Design cpu, start of the top module:
module cpu(clk, reset_n, read_m1, address1, data1, read_m2, write_m2, address2, data2_in, data2_out, num_inst, output_port, is_halted);
For scale: about 120 I/O pins, ~0.063 mm2 of cells after synthesis.
export LEC_CHECK = 0
export ABC_AREA = 0
export CAP_MARGIN = 30
export CELL_PAD_IN_SITES_DETAIL_PLACEMENT = 1
export CELL_PAD_IN_SITES_GLOBAL_PLACEMENT = 1
export CORE_MARGIN = 2
export CORE_UTILIZATION = 62
export GPL_TIMING_DRIVEN = 0
export PLACE_DENSITY = 0.89
export SETUP_SLACK_MARGIN = -0.19
export SLEW_MARGIN = 20
export TNS_END_PERCENT = 20
create_clock -name core_clock -period 5.42 [get_ports {clk}]
run.sh (not shown) runs the stock make flow with config.mk's settings and CLKGATE_MAP_FILE=.
The first run died in global routing (GRT-0116).
Next try:
- ABC_AREA: 0 -> 1
- CAP_MARGIN: 30 -> 5
- CELL_PAD_IN_SITES_GLOBAL_PLACEMENT: 1 -> 3
- CORE_ASPECT_RATIO: default -> 0.62
- CORE_UTILIZATION: 62 -> 15
- CTS_CLUSTER_DIAMETER: default -> 162
- GPL_ROUTABILITY_DRIVEN: default -> 0
- GPL_TIMING_DRIVEN: 0 -> 1
- HOLD_SLACK_MARGIN: default -> 0.16
- PLACE_DENSITY: 0.89 -> default
- SETUP_SLACK_MARGIN: -0.19 -> 2.66
- TNS_END_PERCENT: 20 -> 25
- clock period: 5.42 -> 10.0 ns (I/O delays scaled with it)
Result: With this change the flow completed with no timing, DRC or antenna violations. Synthesized cell count rises by 39%. Die size goes up to 4.2 times its value. Synthesized area rose by 2.2%.

========
cpu again, from the RTL that the note above started with.
clock: 4.77 ns
lec_check: 0
abc_area: 1
cap_margin: 30
core_aspect_ratio: 0.54
core_margin: 2
core_utilization: 27
cts_cluster_size: 56
max_routing_layer: met4
setup_slack_margin: -0.12
slew_margin: 20
The starting point finished but failed the layout checks on negative setup slack.
Then changed:
CAP_MARGIN = 5   (was 30)
CELL_PAD_IN_SITES_DETAIL_PLACEMENT = 1   (was not set)
CELL_PAD_IN_SITES_GLOBAL_PLACEMENT = 3   (was not set)
CORE_ASPECT_RATIO = 0.62   (was 0.54)
CORE_UTILIZATION = 15   (was 27)
CTS_CLUSTER_DIAMETER = 162   (was not set)
CTS_CLUSTER_SIZE = not set   (was 56)
GPL_TIMING_DRIVEN = 0   (was not set)
HOLD_SLACK_MARGIN = 0.06   (was not set)
MAX_ROUTING_LAYER = not set   (was met4)
SETUP_SLACK_MARGIN = 2.66   (was -0.12)
TNS_END_PERCENT = 25   (was not set)
clock period = 10.0 ns   (was 4.77 ns; I/O delays follow)
This time the run went through all stages and came out clean.
Global-route usage went down by 5.7 points.
Area after synthesis does not change.
Worst setup slack gets better by 3.2 ns.
Worst hold slack is worse by 0.025 ns.
Final cell count climbs by 20%.
First-iteration DRC count goes down by 13%.
Non-clock buffer count drops by 286.
Then changed:
ABC_AREA = not set   (was 1)
CAP_MARGIN = 20   (was 5)
CELL_PAD_IN_SITES_DETAIL_PLACEMENT = not set   (was 1)
CELL_PAD_IN_SITES_GLOBAL_PLACEMENT = not set   (was 3)
CORE_ASPECT_RATIO = not set   (was 0.62)
CORE_UTILIZATION = 66   (was 15)
CTS_CLUSTER_DIAMETER = not set   (was 162)
CTS_CLUSTER_SIZE = 57   (was not set)
GPL_TIMING_DRIVEN = not set   (was 0)
HOLD_SLACK_MARGIN = not set   (was 0.06)
SETUP_SLACK_MARGIN = 1.37   (was 2.66)
TNS_END_PERCENT = not set   (was 25)
clock period = 4.99 ns   (was 10.0 ns; I/O delays follow)
- With this change the flow finished but failed the layout checks on negative setup slack
- synthesized area went down by about 2.1%
- global-route usage grows by 27 points
- total power increases by about 80%
- maximum frequency goes up by 18%
- synthesized cell count fell by 28%
- sequential power rose by 100%
- flip-flop count does not change
- worst setup slack got worse by 3.9 ns
- non-clock buffer count went up by 87
- hold slack gets better by 0.047 ns
Then changed:
CORE_UTILIZATION = 20   (was 66)
CTS_CLUSTER_SIZE = not set   (was 57)
SETUP_SLACK_MARGIN = not set   (was 1.37)
clock period = 15.0 ns   (was 4.99 ns; I/O delays follow)
What happened: This time the run completed without violations. Design area shrinks by 3.5%. Setup slack improves by 4.8 ns. Critical path depth fell by 24. Wire length is lower by 7.9%. Sequential power fell by 67%. Global-route usage falls by 32 points. Non-clock buffer count fell by 511.

========
run 1:
cpu again, from the RTL that the note above started with.
clock: 5.24 ns
lec_check: 0
cap_margin: 20
core_margin: 2
core_utilization: 72
cts_cluster_size: 44
setup_slack_margin: -0.41
slew_margin: 20
Run 1 did not run to completion, as it errored out during global routing (5_1_grt).
What run 2 does differently from run 1 at the input level:
# run 1
export LEC_CHECK = 0
export CAP_MARGIN = 20
export CORE_MARGIN = 2
export CORE_UTILIZATION = 72
export CTS_CLUSTER_SIZE = 44
export SETUP_SLACK_MARGIN = -0.41
export SLEW_MARGIN = 20
create_clock -name core_clock -period 5.24 [get_ports {clk}]
# run 2
export LEC_CHECK = 0
export CAP_MARGIN = 30
export CELL_PAD_IN_SITES_GLOBAL_PLACEMENT = 2
export CORE_MARGIN = 5
export CORE_UTILIZATION = 68
export CTS_CLUSTER_SIZE = 84
export GPL_TIMING_DRIVEN = 1
export MAX_ROUTING_LAYER = met5
export MIN_ROUTING_LAYER = met1
export PLACE_DENSITY_LB_ADDON = 0.24
export SETUP_SLACK_MARGIN = 2.72
export SLEW_MARGIN = 20
export TNS_END_PERCENT = 100
create_clock -name core_clock -period 12.6 [get_ports {clk}]
- Run 2 got as far as global placement without I/O (3_1_place_gp_skip_io), where a tool error ended the run.
- Run 2 vs run 1: area enclosed by the die boundary up by a little under 10%
- Changes observed in run 2 relative to run 1: synthesized cell count held; die outline width rose about 5%; floorplan core density shows a reduction of 4.0 points.
- Fraction of registers with async set/reset came out exactly the same in run 1 and run 2.
Changes in run 3 relative to run 2:
# run 2
export LEC_CHECK = 0
export CAP_MARGIN = 30
export CELL_PAD_IN_SITES_GLOBAL_PLACEMENT = 2
export CORE_MARGIN = 5
export CORE_UTILIZATION = 68
export CTS_CLUSTER_SIZE = 84
export GPL_TIMING_DRIVEN = 1
export MAX_ROUTING_LAYER = met5
export MIN_ROUTING_LAYER = met1
export PLACE_DENSITY_LB_ADDON = 0.24
export SETUP_SLACK_MARGIN = 2.72
export SLEW_MARGIN = 20
export TNS_END_PERCENT = 100
create_clock -name core_clock -period 12.6 [get_ports {clk}]
# run 3
export LEC_CHECK = 0
export ABC_AREA = 0
export CAP_MARGIN = 10
export CELL_PAD_IN_SITES_DETAIL_PLACEMENT = 0
export CORE_ASPECT_RATIO = 0.63
export CORE_MARGIN = 2
export CORE_UTILIZATION = 72
export CTS_CLUSTER_DIAMETER = 201
export CTS_CLUSTER_SIZE = 44
export MAX_ROUTING_LAYER = met5
export PLACE_DENSITY = 0.95
export SETUP_SLACK_MARGIN = 0.9
export SLEW_MARGIN = 35
create_clock -name core_clock -period 5.5 [get_ports {clk}]
## What came out
- Run 3 is listed as incomplete: the tool reported an error in global routing (5_1_grt) and the run ended there.
- Compared with run 2, run 3 shows total die area that has gone down by a little under 10%.
- From run 2 to run 3, distinct cell type count of the synthesized netlist did not move at all.
- Note that the die height recorded for run 2 amounts to 1.3 times the value seen in run 3.
- Comparing run 2 against run 3, there is no change at all in yosys stat chip area.
- Per the comparison of run 3 with run 2, fraction of synthesis flops using an asynchronous set or reset pin about even, placeable core region fell 5.2%, synthesized area about even.
The inputs of run 4 differ from those of run 3 as listed below.
# run 3
export LEC_CHECK = 0
export ABC_AREA = 0
export CAP_MARGIN = 10
export CELL_PAD_IN_SITES_DETAIL_PLACEMENT = 0
export CORE_ASPECT_RATIO = 0.63
export CORE_MARGIN = 2
export CORE_UTILIZATION = 72
export CTS_CLUSTER_DIAMETER = 201
export CTS_CLUSTER_SIZE = 44
export MAX_ROUTING_LAYER = met5
export PLACE_DENSITY = 0.95
export SETUP_SLACK_MARGIN = 0.9
export SLEW_MARGIN = 35
create_clock -name core_clock -period 5.5 [get_ports {clk}]
# run 4
export LEC_CHECK = 0
export ABC_AREA = 0
export CAP_MARGIN = 20
export CELL_PAD_IN_SITES_DETAIL_PLACEMENT = 0
export CORE_ASPECT_RATIO = 1.02
export CORE_MARGIN = 2
export CORE_UTILIZATION = 70
export CTS_CLUSTER_DIAMETER = 201
export CTS_CLUSTER_SIZE = 19
export MAX_ROUTING_LAYER = met5
export SETUP_SLACK_MARGIN = -0.43
export SLEW_MARGIN = 35
create_clock -name core_clock -period 4.95 [get_ports {clk}]
Findings:
Of run 3 and run 4, none finishes clean. To summarise run 4: no stage aborted, but the layout did not pass its checks, failing on setup timing. Tool error GRT-0232 stopped run 3 during global routing (5_1_grt); no final results. In run 4 relative to run 3, placeable core area had gone up by a few percent. Die area, run 3 and run 4: higher on run 4. Post-placement setup slack for run 4 is lower than for run 3. Number of gates resized after CTS (lower): run 4. Per the comparison of run 4 with run 3, area after detailed placement saw an increase; count of cell types in the netlist about even; half-perimeter wire length after detailed placement shows a reduction of 12 mm. Going from run 3 to run 4, cell row count shows an increase of 29%; clock buffer count from CTS increased 45.
Power figures rest on the tool's default switching activity, not on a simulated workload.
